==> branch fjord <==
Design attitude_estimation, start of the top module:
module attitude_estimation(
    input clk,
    input reset,
    output SCLK,
    output MOSI,
    input  MISO_G,
    output SS_G,
    input  MISO_A,
    output SS_A,
    output [15:0] gyro_x,
    output [15:0] gyro_y,
    output [15:0] accl_x,
    output [15:0] accl_y,
    output [15:0] accl_z
    );
make LEC_CHECK=0 CAP_MARGIN=20 CORE_MARGIN=2 CORE_UTILIZATION=72 CTS_CLUSTER_DIAMETER=291 MAX_ROUTING_LAYER=met4 PLACE_DENSITY=0.66 SLEW_MARGIN=20 finish   # period 10.8 ns
run.sh (not shown) runs the stock make flow with config.mk's settings and CLKGATE_MAP_FILE=.
==> branch umber: changes against branch fjord <==
- ABC_AREA: unset -> 1
- CTS_CLUSTER_DIAMETER: 291 -> unset
- CTS_CLUSTER_SIZE: unset -> 72
- MAX_ROUTING_LAYER: met4 -> unset
- PLACE_DENSITY: 0.66 -> unset
- PLACE_DENSITY_LB_ADDON: unset -> 0.01
- SETUP_SLACK_MARGIN: unset -> -0.64
==> flow/constraint.sdc (replaced) <==
create_clock -name core_clock -period 8.82 [get_ports {clk}]
set_input_delay 1.7640 -clock core_clock [delete_from_list [all_inputs] [get_ports {clk}]]
set_output_delay 1.7640 -clock core_clock [all_outputs]
set_load 0.01 [all_outputs]
==> branch juniper: changes against branch fjord <==
- CORE_UTILIZATION: 72 -> 26
- CTS_CLUSTER_DIAMETER: 291 -> unset
- MAX_ROUTING_LAYER: met4 -> unset
- PLACE_DENSITY: 0.66 -> unset
==> flow/constraint.sdc (replaced) <==
create_clock -name core_clock -period 14.6 [get_ports {clk}]
set_input_delay 2.9200 -clock core_clock [delete_from_list [all_inputs] [get_ports {clk}]]
set_output_delay 2.9200 -clock core_clock [all_outputs]
set_load 0.01 [all_outputs]
==> comparison table <==
item	branch juniper	branch fjord	branch umber
Min Clock Period, post-route	13.55 ns	13.86 ns	-
Remaining global-route overflow	0	0	-
Width of the chip	397.4 um	240.4 um	249.1 um
DRT iter0 DRCs	1553	8793	-
Sw power	310.0 uW	469.3 uW	-
GR met3 Demand/Resource	0.01225	0.1040	-
Worst skew pair latency	0.60 ns	0.61 ns	-
Largest net degree at the start of global routing	81	105	-
Total length of routed met3 wires	3544 um	27400 um	-
Area share, top type	0.2301	0.2301	0.2140
Synthesized instance count	4628	4628	6093
Tightest slew margin relative to the limit	0.2855	-0.9973	-
Number of H-tree branching levels	1	1	-
Met1 global-route usage	0.1772	0.5055	-
XOR-XNOR Cells, Area Fraction	0.08827	0.08827	0.05059
Count of plain and timing-repair buffers	108	759	-
Post-Place Setup Slack	0.8414 ns	-0.9098 ns	-1.902 ns
Number of standard cells reported by yosys	4628	4628	6093
Multi-input combinational area share	0.7327	0.6982	-
Run status	complete, no violations	complete, but fails checks	stopped before the end
Stage where the flow stopped	-	-	clock tree synthesis
Layout check failures	-	max-capacitance violations, max-slew violations, negative setup slack	-
CTS tree	done	done	-
Inverter count	745	745	-
Most frequent cell on the critical path	sky130_fd_sc_hd__ha_1	sky130_fd_sc_hd__ha_4	-

---

==> inputs of run H <==
Starting RTL as in the previous note.
Design attitude_estimation, start of the top module:
module attitude_estimation(
    input clk,
    input reset,
    output SCLK,
    output MOSI,
    input  MISO_G,
    output SS_G,
    input  MISO_A,
    output SS_A,
    output [15:0] gyro_x,
    output [15:0] gyro_y,
    output [15:0] accl_x,
    output [15:0] accl_y,
    output [15:0] accl_z
    );
    wire read_ready;
    wire [7:0] read_data;
    wire TREADY;
    wire TVALID;
    wire [103:0] TDATA;
    spi_master master (.clk(clk),
                       .reset(reset),
                       .read_ready(read_ready),
                       .read_data(read_data),
                       .SCLK(SCLK),
                       .MOSI(MOSI),
                       .MISO_G(MISO_G),
                       .SS_G(SS_G),
                       .MISO_A(MISO_A),
                       .SS_A(SS_A));
    spi_axis_bridge bridge (.clk(clk),
                            .reset(reset),
                            .read_ready(read_ready),
                            .read_data(read_data),
                            .TREADY(TREADY),
                            .TVALID(TVALID),
                            .TDATA(TDATA));
    preprocessor preprocessor (.clk(clk),
                               .reset(reset),
                               .RAW_GYRO_X({TDATA[95:88], TDATA[103:96]}),
                               .RAW_GYRO_Y({TDATA[79:72], TDATA[87:80]}),
                               .RAW_ACCL_X({TDATA[55:48], TDATA[63:56]}),
                               .RAW_ACCL_Y({TDATA[31:24], TDATA[39:32]}),
                               .RAW_ACCL_Z({TDATA[7:0], TDATA[15:8]}),
                               .GYRO_X(gyro_x),
                               .GYRO_Y(gyro_y),
                               .ACCL_X(accl_x),
                               .ACCL_Y(accl_y),
                               .ACCL_Z(accl_z),
                               .TREADY(TREADY),
  ...
make LEC_CHECK=0 CAP_MARGIN=20 CORE_MARGIN=2 CORE_UTILIZATION=65 GPL_ROUTABILITY_DRIVEN=0 GPL_TIMING_DRIVEN=1 HOLD_SLACK_MARGIN=0.1 SLEW_MARGIN=20 finish   # period 16.0 ns
==> run A (differences from run H) <==
Settings changed: ABC_AREA set to 0, CORE_UTILIZATION 65 to 58, GPL_ROUTABILITY_DRIVEN 0 to 1, HOLD_SLACK_MARGIN 0.1 to not set, MAX_ROUTING_LAYER set to met4, TNS_END_PERCENT set to 40.
==> flow/constraint.sdc (replaced) <==
create_clock -name core_clock -period 10.2 [get_ports {clk}]
set_input_delay 2.0400 -clock core_clock [delete_from_list [all_inputs] [get_ports {clk}]]
set_output_delay 2.0400 -clock core_clock [all_outputs]
set_load 0.01 [all_outputs]
==> run X (differences from run H) <==
Settings changed: CORE_UTILIZATION 65 to 40, GPL_ROUTABILITY_DRIVEN 0 to not set, GPL_TIMING_DRIVEN 1 to not set, HOLD_SLACK_MARGIN 0.1 to not set.
==> comparison table <==
metric                                                                                     run H                           run A                          run X
Status                                                                   complete, no violations        finished with violations        complete, no violations
Reasons for failing layout checks                                                              -            negative setup slack                              -
Hold wc startpoint                                                 master.spi_if.shift_reg_rx[7]  master.spi_if.count_bytes_done  master.spi_if.shift_reg_rx[4]
Number of cells traversed by the worst register-to-register path                              52                              56                             52
Detailed-route vias per instance                                                            5.76                            5.34                           5.25
Vias in the first global route                                                             30000                           36000                          31100
Area post-placement                                                                   0.0417 mm²                      0.0508 mm²                     0.0423 mm²
Part of the power in combinational logic                                                   0.012                           0.013                          0.012
WHS Path Cells                                                                                 2                               1                              2
Leakage power                                                                            22.6 nW                         28.9 nW                        22.7 nW
Sink of the worst hold path                                        master.spi_if.shift_reg_rx[7]  master.spi_if.current_state[5]  master.spi_if.shift_reg_rx[5]
Maximum vdd ir drop                                                                    0.0670 mV                        0.128 mV                      0.0663 mV
Final standard cell count with taps included and fillers excluded                           5428                            6696                           5946
Mean routed wirelength per cell                                                          15.7 µm                         15.1 µm                        15.7 µm

---

==> run a <==
Starting RTL as in the previous note.
==> flow/design.v (excerpt) <==
module attitude_estimation(
    input clk,
    input reset,
    output SCLK,
    output MOSI,
    input  MISO_G,
    output SS_G,
    input  MISO_A,
    output SS_A,
    output [15:0] gyro_x,
    output [15:0] gyro_y,
    output [15:0] accl_x,
    output [15:0] accl_y,
    output [15:0] accl_z
    );
    wire read_ready;
    wire [7:0] read_data;
    wire TREADY;
    wire TVALID;
    wire [103:0] TDATA;
    spi_master master (.clk(clk),
                       .reset(reset),
                       .read_ready(read_ready),
                       .read_data(read_data),
                       .SCLK(SCLK),
                       .MOSI(MOSI),
                       .MISO_G(MISO_G),
                       .SS_G(SS_G),
                       .MISO_A(MISO_A),
                       .SS_A(SS_A));
    spi_axis_bridge bridge (.clk(clk),
                            .reset(reset),
                            .read_ready(read_ready),
                            .read_data(read_data),
                            .TREADY(TREADY),
                            .TVALID(TVALID),
                            .TDATA(TDATA));
    preprocessor preprocessor (.clk(clk),
                               .reset(reset),
                               .RAW_GYRO_X({TDATA[95:88], TDATA[103:96]}),
                               .RAW_GYRO_Y({TDATA[79:72], TDATA[87:80]}),
                               .RAW_ACCL_X({TDATA[55:48], TDATA[63:56]}),
  ...
Settings: LEC_CHECK=0, ABC_AREA=1, CAP_MARGIN=20, CORE_MARGIN=2, CORE_UTILIZATION=72, CTS_CLUSTER_DIAMETER=384, CTS_CLUSTER_SIZE=100, PLACE_DENSITY=0.4, SETUP_SLACK_MARGIN=1.83, SLEW_MARGIN=20; clock period 6.19 ns.
==> inputs of run b, as changes to run a <==
==> flow/config.mk (replaced) <==
export PLATFORM = sky130hd
export DESIGN_NAME = attitude_estimation
export DESIGN_NICKNAME = attitude_estimation
export VERILOG_FILES = /design/flow/design.v
export SDC_FILE = /design/flow/constraint.sdc
export NUM_CORES = 4
export LEC_CHECK = 0
export CAP_MARGIN = 20
export CORE_MARGIN = 2
export CORE_UTILIZATION = 40
export SLEW_MARGIN = 20
==> flow/constraint.sdc (replaced) <==
create_clock -name core_clock -period 14.6 [get_ports {clk}]
set_input_delay 2.9200 -clock core_clock [delete_from_list [all_inputs] [get_ports {clk}]]
set_output_delay 2.9200 -clock core_clock [all_outputs]
set_load 0.01 [all_outputs]
==> inputs of run c, as changes to run a <==
==> flow/config.mk (replaced) <==
export PLATFORM = sky130hd
export DESIGN_NAME = attitude_estimation
export DESIGN_NICKNAME = attitude_estimation
export VERILOG_FILES = /design/flow/design.v
export SDC_FILE = /design/flow/constraint.sdc
export NUM_CORES = 4
export LEC_CHECK = 0
export CAP_MARGIN = 20
export CORE_MARGIN = 2
export CORE_UTILIZATION = 40
export SLEW_MARGIN = 20
==> flow/constraint.sdc (replaced) <==
create_clock -name core_clock -period 25.0 [get_ports {clk}]
set_input_delay 5.0000 -clock core_clock [delete_from_list [all_inputs] [get_ports {clk}]]
set_output_delay 5.0000 -clock core_clock [all_outputs]
set_load 0.01 [all_outputs]
==> summary of the runs <==
Run b finished clean. Run a aborted during clock tree synthesis (4_1_cts). Run c went through all stages and came out clean.
Between run b and run c, the lower sequential power is in run c (gap about 70%, measured against run c).
In run b the worst setup slack is worse than in run c, by 9700 ps.
Power: run b is higher than run c (about 65%).
Cell area is about the same in run b and run c.
In run b the fmax is higher than in run c, by about 5%.
==> figures <==
Required time reported for the critical path endpoint: run b 15020 ps; run a -; run c 25510 ps
Arr. time, crit path: run b 14000 ps; run a -; run c 14790 ps
Result of the run: run b timing/DRC/antenna clean; run a aborted with a tool error; run c timing/DRC/antenna clean
Failing step: run b -; run a clock tree synthesis (4_1_cts); run c -
Number of clock buffer instances in the layout: run b 41; run a -; run c 34
Multi-input gate area in the final layout: run b 32400 um^2; run a -; run c 32300 um^2
Non-Clock Buffer Count: run b 112; run a -; run c 98
DRC violations left: run b 0; run a -; run c 0
Worst reg2reg startpoint: run b bridge.register_buffer[55]; run a -; run c bridge.register_buffer[31]
Worst path depth: run b 50; run a -; run c 56
Final estimated routing congestion in global placement: run b 0.919; run a 1.08; run c 0.889
RSZ-0062 raised after global routing: run b false; run a -; run c false
Power figures rest on the tool's default switching activity, not on a simulated workload.
